## cache
module cache (
    input   logic           i_hclk,
    input   logic           i_hnreset,
    input   logic           i_hsel_m,
    input   logic   [31:0]  i_haddr_m,
    input   logic           i_hwrite_m,
    input   logic   [ 2:0]  i_hsize_m,
    input   logic   [ 2:0]  i_hburst_m,
    input   logic   [ 3:0]  i_hprot_m,
    input   logic   [ 1:0]  i_htrans_m,
    input   logic           i_hmastlock_m,
    input   logic           i_hready_m,
    input   logic   [31:0]  i_hwdata_m,
    output  logic           o_hready_m,
    output  logic           o_hresp_m,
    output  logic   [31:0]  o_hrdata_m,
    input   logic           i_nbypass,
    input   logic   [31:0]  i_climit,
    input   logic           i_d_cache_en,
    output  logic           o_hsel_sl,
    output  logic           o_hready_i_sl,
    output  logic   [31:0]  o_haddr_sl,
    output  logic           o_hwrite_sl,
    output  logic   [2:0]   o_hsize_sl,
    output  logic   [1:0]   o_htrans_sl,
    output  logic   [31:0]  o_hwdata_sl,
    input   logic   [31:0]  i_hrdata_sl,
    input   logic           i_hready_o_sl,
    input   logic           i_hresp_sl,
    output  logic           o_mem_en,
    output  logic           o_mem_we,
    output  logic   [7:0]   o_mem_addr,
    output  logic   [31:0]  o_mem_wdata,
    input   logic   [31:0]  i_mem_rdata
    );
Size in the first run: ~3,200 cells after synthesis, ~22,000 um^2 of cells after synthesis.
Settings: LEC_CHECK=0, ABC_AREA=1, CAP_MARGIN=20, CORE_MARGIN=2, CORE_UTILIZATION=63, CTS_CLUSTER_DIAMETER=357, CTS_CLUSTER_SIZE=100, HOLD_SLACK_MARGIN=0.26, PLACE_DENSITY=0.42, SETUP_SLACK_MARGIN=0.7, SLEW_MARGIN=20, TNS_END_PERCENT=20; clock period 5.48 ns.
run.sh (not shown) runs the stock make flow with config.mk's settings and CLKGATE_MAP_FILE=.
The first run failed in 5_1_grt (GRT-0232).
Rerun with:
- ABC_AREA: 1 -> default
- CORE_UTILIZATION: 63 -> 40
- CTS_CLUSTER_DIAMETER: 357 -> default
- CTS_CLUSTER_SIZE: 100 -> default
- HOLD_SLACK_MARGIN: 0.26 -> default
- PLACE_DENSITY: 0.42 -> 0.6
- SETUP_SLACK_MARGIN: 0.7 -> default
- TNS_END_PERCENT: 20 -> default
- clock period: 5.48 -> 12.0 ns (I/O delays scaled with it)
After rerunning: This time the run went through all stages and came out clean. Area after synthesis increases by 3.0%. Synthesized cell count went down by 15%. Die area increases by 61%.
Rerun with:
- CELL_PAD_IN_SITES_DETAIL_PLACEMENT: default -> 1
- CELL_PAD_IN_SITES_GLOBAL_PLACEMENT: default -> 3
- CORE_UTILIZATION: 40 -> 27
- CTS_CLUSTER_SIZE: default -> 56
- HOLD_SLACK_MARGIN: default -> 0.28
- MAX_ROUTING_LAYER: default -> met5
- MIN_ROUTING_LAYER: default -> met2
- PLACE_DENSITY: 0.6 -> default
- PLACE_DENSITY_LB_ADDON: default -> 0.25
- SETUP_SLACK_MARGIN: default -> 0.46
Result: The new run finished clean. Utilization came out lower by 14 points. Clock skew came out higher by 0.011 ns. Total power came out higher by 11%.
Rerun with:
- CELL_PAD_IN_SITES_DETAIL_PLACEMENT: 1 -> default
- CELL_PAD_IN_SITES_GLOBAL_PLACEMENT: 3 -> default
- CORE_UTILIZATION: 27 -> 40
- CTS_CLUSTER_SIZE: 56 -> default
- HOLD_SLACK_MARGIN: 0.28 -> default
- MAX_ROUTING_LAYER: met5 -> default
- MIN_ROUTING_LAYER: met2 -> default
- PLACE_DENSITY: default -> 0.6
- PLACE_DENSITY_LB_ADDON: 0.25 -> default
- SETUP_SLACK_MARGIN: 0.46 -> 1.4
- clock period: 12.0 -> 11.9 ns (I/O delays scaled with it)
Sequential cell count is unchanged.
Power fell by about 5%.
Synthesized cell count does not change.
Rerun with:
- CORE_UTILIZATION: 40 -> 58
- SETUP_SLACK_MARGIN: 1.4 -> 1.79
- clock period: 11.9 -> 6.58 ns (I/O delays scaled with it)
The new run finished but fails on setup timing.
Final cell count goes up by a few percent.
Hold slack improved by 0.043 ns.
Sequential power goes up by well over a third.
Critical path depth goes up by 4.
Via count goes up by a quarter to a third.
Flip-flop count does not change.
Cell area goes up by roughly a tenth.
Utilization goes up by 33 points.
Setup slack got worse by 3.5 ns.
Total power goes up by well over a third.
Routed wire length goes up by a quarter to a third.

---

cache again, from the RTL that the note above started with.
==> flow/config.mk <==
export PLATFORM = sky130hd
export DESIGN_NAME = cache
export DESIGN_NICKNAME = cache
export VERILOG_FILES = /design/flow/design.v
export SDC_FILE = /design/flow/constraint.sdc
export NUM_CORES = 4
export LEC_CHECK = 0
export CAP_MARGIN = 20
export CELL_PAD_IN_SITES_DETAIL_PLACEMENT = 1
export CELL_PAD_IN_SITES_GLOBAL_PLACEMENT = 3
export CORE_MARGIN = 10
export CORE_UTILIZATION = 37
export GPL_ROUTABILITY_DRIVEN = 0
export HOLD_SLACK_MARGIN = 0.11
export PLACE_DENSITY_LB_ADDON = 0.17
export SLEW_MARGIN = 20
==> flow/constraint.sdc <==
create_clock -name core_clock -period 7.88 [get_ports {i_hclk}]
set_input_delay 1.5760 -clock core_clock [delete_from_list [all_inputs] [get_ports {i_hclk}]]
set_output_delay 1.5760 -clock core_clock [all_outputs]
set_load 0.01 [all_outputs]
The baseline finished but fails on setup timing.
Change:
Settings changed: CORE_UTILIZATION 37 to 20, MIN_ROUTING_LAYER from default to met2, SETUP_SLACK_MARGIN from default to 0.97.
The changed run reached the layout checks and failed them: setup timing.
Final area is higher by roughly a tenth.
Worst hold slack barely changes.
Sequential share of layout area is lower by 2.6 points.
Register-to-register slack is worse by 0.04 ns.
Clock power is higher by about a fifth.
Total power is higher by roughly a tenth.
Change:
Settings changed: CELL_PAD_IN_SITES_DETAIL_PLACEMENT 1 to default, CELL_PAD_IN_SITES_GLOBAL_PLACEMENT 3 to default, CORE_UTILIZATION 20 to 37, HOLD_SLACK_MARGIN 0.11 to default, MIN_ROUTING_LAYER met2 to default, PLACE_DENSITY_LB_ADDON 0.17 to 0.16, SETUP_SLACK_MARGIN 0.97 to 3.15.
Clock period 7.88 ns to 18.1 ns, I/O delays scaled along.
Result: The changed run finished clean; utilization grows by 16 points; non-clock buffer count came out lower by 473; routed wire length falls by 30%; die area falls by 44%; via count goes down by 34%; clock skew goes down by 0.023 ns; clock power decreases by 65%; worst setup slack improves by 4.2 ns; count of clock-buffer cells in the layout went up by 2; power drops by 63%.
Change:
Settings changed: CORE_MARGIN 10 to 2, CORE_UTILIZATION 37 to 57, CTS_CLUSTER_DIAMETER from default to 28, GPL_ROUTABILITY_DRIVEN 0 to default, PLACE_DENSITY_LB_ADDON 0.16 to default, SETUP_SLACK_MARGIN 3.15 to 1.77.
Clock period 18.1 ns to 6.81 ns, I/O delays scaled along.
With this change the flow failed in 5_1_grt on ODB-0269.
Die size went down by well over a third.
Area after synthesis does not change.
Synthesized cell count does not change.

---

== red ==
Starting RTL as in the previous note.
Settings: LEC_CHECK=0, ABC_AREA=1, CAP_MARGIN=20, CORE_MARGIN=2, CORE_UTILIZATION=72, CTS_CLUSTER_DIAMETER=81, CTS_CLUSTER_SIZE=46, PLACE_DENSITY_LB_ADDON=0.11, SLEW_MARGIN=20; clock period 8.64 ns.
What ended red was a tool error in 5_1_grt; the run never finished.
Changes in blue relative to red:
# red
export LEC_CHECK = 0
export ABC_AREA = 1
export CAP_MARGIN = 20
export CORE_MARGIN = 2
export CORE_UTILIZATION = 72
export CTS_CLUSTER_DIAMETER = 81
export CTS_CLUSTER_SIZE = 46
export PLACE_DENSITY_LB_ADDON = 0.11
export SLEW_MARGIN = 20
create_clock -name core_clock -period 8.64 [get_ports {i_hclk}]
# blue
export LEC_CHECK = 0
export CAP_MARGIN = 20
export CORE_MARGIN = 2
export CORE_UTILIZATION = 45
export PLACE_DENSITY = 0.6
export SLEW_MARGIN = 20
create_clock -name core_clock -period 11.9 [get_ports {i_hclk}]
--- outcome ---
- Re depth of the CTS H-tree: red was lower than blue.
- For the synthesized cell area, blue came in 3.0% higher than red did.
- Die footprint in blue vs red: up 0.020 mm2
- blue finished every stage and its layout cleared the timing, DRC and antenna checks.
- Against red as the reference, blue delivers a lower placed instance count.
Relative to blue, the following input files were edited for green:
# blue
export LEC_CHECK = 0
export CAP_MARGIN = 20
export CORE_MARGIN = 2
export CORE_UTILIZATION = 45
export PLACE_DENSITY = 0.6
export SLEW_MARGIN = 20
create_clock -name core_clock -period 11.9 [get_ports {i_hclk}]
# green
export LEC_CHECK = 0
export CAP_MARGIN = 20
export CORE_MARGIN = 2
export CORE_UTILIZATION = 66
export GPL_ROUTABILITY_DRIVEN = 1
export SLEW_MARGIN = 20
create_clock -name core_clock -period 8.58 [get_ports {i_hclk}]
==> comparison <==
- blue and green: one clean run, blue; the rest did not finish clean.
- Across both runs, number of standard-cell rows in the floorplan was lower for green than for blue.
- Compared with blue, green shows a higher post-CTS setup buffer count.
- TritonCTS buffer count went down by a little under 10% going from blue to green.
- Total cell area at the placement stage: green vs blue up 5.8%
- The initial standard-cell utilization of the core reported for green is greater than that of blue by 21 points.
- Taking blue as the reference point, the number of instances in the placed design of green rises by 0.53%.
- For the post-DP HPWL, green came in 4.5% higher than blue did.
- blue fits on a die that is larger than the die of green.
- green vs. blue: post-CTS resize count increased by 542 relative to the old numbers, I/O pin count closely matched the old numbers.
- Compared with blue, green shows a lower floorplan core area.
Edits applied to the flow inputs when going from green to orange:
# green
export LEC_CHECK = 0
export CAP_MARGIN = 20
export CORE_MARGIN = 2
export CORE_UTILIZATION = 66
export GPL_ROUTABILITY_DRIVEN = 1
export SLEW_MARGIN = 20
create_clock -name core_clock -period 8.58 [get_ports {i_hclk}]
# orange
export LEC_CHECK = 0
export CAP_MARGIN = 20
export CORE_MARGIN = 2
export CORE_UTILIZATION = 59
export SETUP_SLACK_MARGIN = 1.77
export SLEW_MARGIN = 20
create_clock -name core_clock -period 6.81 [get_ports {i_hclk}]
Findings:
- The flow completed for orange, but it is not clean: the layout still shows negative setup slack.
- From green to orange the numbers moved as follows: average size of a mapped cell was more or less identical; number of placement rows picked up an extra 4; initial core utilization down 7.1 points.
- orange vs. green: post-CTS setup buffer count fell by 20, number of distinct standard cells referenced by the synthesized netlist barely changed.
- Re synthesized netlist cell count: no difference whatsoever between orange and green.
- orange vs green: die height up in orange
- [compare] base=green new=orange: clock net sink count essentially unchanged; area of the chip went up by about 12%; number of nets at floorplan shows no meaningful change; worst setup slack after placement decreased by 1650 ps relative to the old numbers.

---

Setup of build 68:
Starting RTL as in the previous note.
clock: 6.81 ns
lec_check: 0
cap_margin: 20
core_margin: 2
core_utilization: 59
cts_cluster_diameter: 31
hold_slack_margin: -0.09
setup_slack_margin: 1.77
slew_margin: 20
Build 68 did not run to completion, as it errored out during global routing.
Here is what was changed in the inputs of build 84 compared with build 68.
- SETUP_SLACK_MARGIN removed (was 1.77)
- HOLD_SLACK_MARGIN removed (was -0.09)
- CTS_CLUSTER_DIAMETER removed (was 31)
- PLACE_DENSITY newly set to 0.6
- CORE_UTILIZATION changed from 59 to 20
- the clock period (ns, I/O delays scaled along) changed from 6.81 to 15.7
Results
Build 84: all stages complete, timing, DRC and antenna checks passed. Build 84 does worse than build 68 on area of the die. Number of setup buffers added after CTS, build 68 and build 84, higher one = build 68. Compared to build 68, build 84 has post-cts sizing count 637 lower. In build 84, number of buffers inserted during clock tree synthesis is lower than in build 68.
Edits applied to the flow inputs when going from build 84 to build 73:
- an added SETUP_SLACK_MARGIN of -0.46
- a change of CORE_UTILIZATION from 20 to 66
- a deleted PLACE_DENSITY that had been 0.6
- an added GPL_ROUTABILITY_DRIVEN of 1
- a change of the clock period (ns, I/O delays scaled along) from 15.7 to 7.91
[summary]
Summary of the comparison: final RePlAce weighted congestion is higher in build 73, relative to build 84.
Re total of buffers placed on input and output ports: no difference whatsoever between build 84 and build 73.
Build 73 did not finish: a tool error stopped it during global routing.
Floorplan die area in build 73 vs build 84: down 69%
Number of buffers inserted to repair setup after CTS for build 73 is higher than for build 84.
Between build 84 and build 73, the flow reports die outline width decreasing by more than a quarter.
Build 73: area of the core region is 70% lower than what build 84 reported.
When build 73 is measured against build 84, its site row count turns out 55 lower.
Starting density of the core was higher in the run labelled build 73.
Number of placed instances, taps included (build 84 / build 73): 1.2
| post-placement setup slack | build 73 vs build 84 | worse |
#### Input delta (build 27 over build 73)
- PLACE_DENSITY: unset -> 0.51
- SETUP_SLACK_MARGIN: -0.46 -> unset
- CORE_UTILIZATION: 66 -> 56
### Flow results
Build 27 completed end to end; final checks failed (setup timing).
From build 73 to build 27, area fraction in full adders, half adders and majority gates did not move at all.
[build 27] placement row count rose 5 relative to build 73
On build 27: total die size is 6300 um2 higher than what build 73 gave.
--- input diff build 27..build 94 ---
- a change of CORE_UTILIZATION from 56 to 40
- a change of PLACE_DENSITY from 0.51 to 0.6
- a deleted GPL_ROUTABILITY_DRIVEN that had been 1
- a change of the clock period (ns, I/O delays scaled along) from 7.91 to 11.9
Findings:
- Build 94 finished every stage and its layout cleared the timing, DRC and antenna checks.
- Logic gate fraction of the total cell area for build 94 is higher than for build 27.
- Note that the total power draw recorded for build 27 amounts to 1.6 times the value seen in build 94.
- Comparing build 27 and build 94, total routed wirelength is higher on build 27.
- In the tables for build 27 and build 94, total global routing track utilization reads lower with build 94.
- Delta (build 94 minus build 27): initial core utilization moved down, total number of placement rows up 19%, cell count along the critical path lost 6, final period utilization lower, worst hold slack went down.

---

Starting RTL as in the previous note.
clock: 9.55 ns
lec_check: 0
cap_margin: 20
core_margin: 2
core_utilization: 66
cts_cluster_diameter: 380
max_routing_layer: met4
setup_slack_margin: 1.33
slew_margin: 20
tns_end_percent: 5
The first run failed in global routing (5_1_grt) (GRT-0116).
Rerun with:
--- a/flow/config.mk
+++ b/flow/config.mk
@@ -8,8 +8,6 @@
 export CAP_MARGIN = 20
 export CORE_MARGIN = 2
-export CORE_UTILIZATION = 66
-export CTS_CLUSTER_DIAMETER = 380
-export MAX_ROUTING_LAYER = met4
-export SETUP_SLACK_MARGIN = 1.33
+export CORE_UTILIZATION = 58
+export PLACE_DENSITY = 0.8
 export SLEW_MARGIN = 20
 export TNS_END_PERCENT = 5
==> flow/constraint.sdc (replaced) <==
create_clock -name core_clock -period 6.59 [get_ports {i_hclk}]
set_input_delay 1.3180 -clock core_clock [delete_from_list [all_inputs] [get_ports {i_hclk}]]
set_output_delay 1.3180 -clock core_clock [all_outputs]
set_load 0.01 [all_outputs]
Outcome:
- With this change the flow ran to the end with violations: setup timing
- synthesized cell count stays the same
- die size went up by roughly a tenth
- area after synthesis does not change
Rerun with:
--- a/flow/config.mk
+++ b/flow/config.mk
@@ -9,5 +9,5 @@
 export CORE_MARGIN = 2
 export CORE_UTILIZATION = 58
-export PLACE_DENSITY = 0.8
+export CTS_CLUSTER_DIAMETER = 40
+export SETUP_SLACK_MARGIN = 1.33
 export SLEW_MARGIN = 20
-export TNS_END_PERCENT = 5
==> flow/constraint.sdc (replaced) <==
create_clock -name core_clock -period 6.58 [get_ports {i_hclk}]
set_input_delay 1.3160 -clock core_clock [delete_from_list [all_inputs] [get_ports {i_hclk}]]
set_output_delay 1.3160 -clock core_clock [all_outputs]
set_load 0.01 [all_outputs]
Now the flow died in global routing (5_1_grt), error GRT-0232.
Die size is unchanged.
Area after synthesis does not change.
Synthesized cell count stays the same.
Rerun with:
--- a/flow/config.mk
+++ b/flow/config.mk
@@ -10,4 +10,6 @@
 export CORE_UTILIZATION = 58
 export CTS_CLUSTER_DIAMETER = 40
+export MAX_ROUTING_LAYER = met4
 export SETUP_SLACK_MARGIN = 1.33
 export SLEW_MARGIN = 20
+export TNS_END_PERCENT = 5
==> flow/constraint.sdc (replaced) <==
create_clock -name core_clock -period 6.94 [get_ports {i_hclk}]
set_input_delay 1.3880 -clock core_clock [delete_from_list [all_inputs] [get_ports {i_hclk}]]
set_output_delay 1.3880 -clock core_clock [all_outputs]
set_load 0.01 [all_outputs]
After rerunning: The changed run produced a layout that fails on capacitance limit, slew limit, setup timing. Die size is unchanged. Synthesized cell count stays the same. Area after synthesis is unchanged.
Rerun with:
==> flow/config.mk (replaced) <==
export PLATFORM = sky130hd
export DESIGN_NAME = cache
export DESIGN_NICKNAME = cache
export VERILOG_FILES = /design/flow/design.v
export SDC_FILE = /design/flow/constraint.sdc
export NUM_CORES = 4
export LEC_CHECK = 0
export CAP_MARGIN = 20
export CORE_MARGIN = 2
export CORE_UTILIZATION = 40
export PLACE_DENSITY = 0.6
export SLEW_MARGIN = 20
==> flow/constraint.sdc (replaced) <==
create_clock -name core_clock -period 8.24 [get_ports {i_hclk}]
set_input_delay 1.6480 -clock core_clock [delete_from_list [all_inputs] [get_ports {i_hclk}]]
set_output_delay 1.6480 -clock core_clock [all_outputs]
set_load 0.01 [all_outputs]
Now the flow completed and failed the layout checks on setup timing; routed wire length fell by 18%; die area rose by about 44%; final area fell by 0.53%; sequential power fell by about 18%; non-clock buffer count rose by 11; worst setup slack improves by 1.2 ns; global-route usage fell by 25 points; flip-flop count is unchanged; register-to-register slack improves by 1.2 ns; synthesized area does not change; core utilization fell by 27 points.
Power figures rest on the tool's default switching activity, not on a simulated workload.
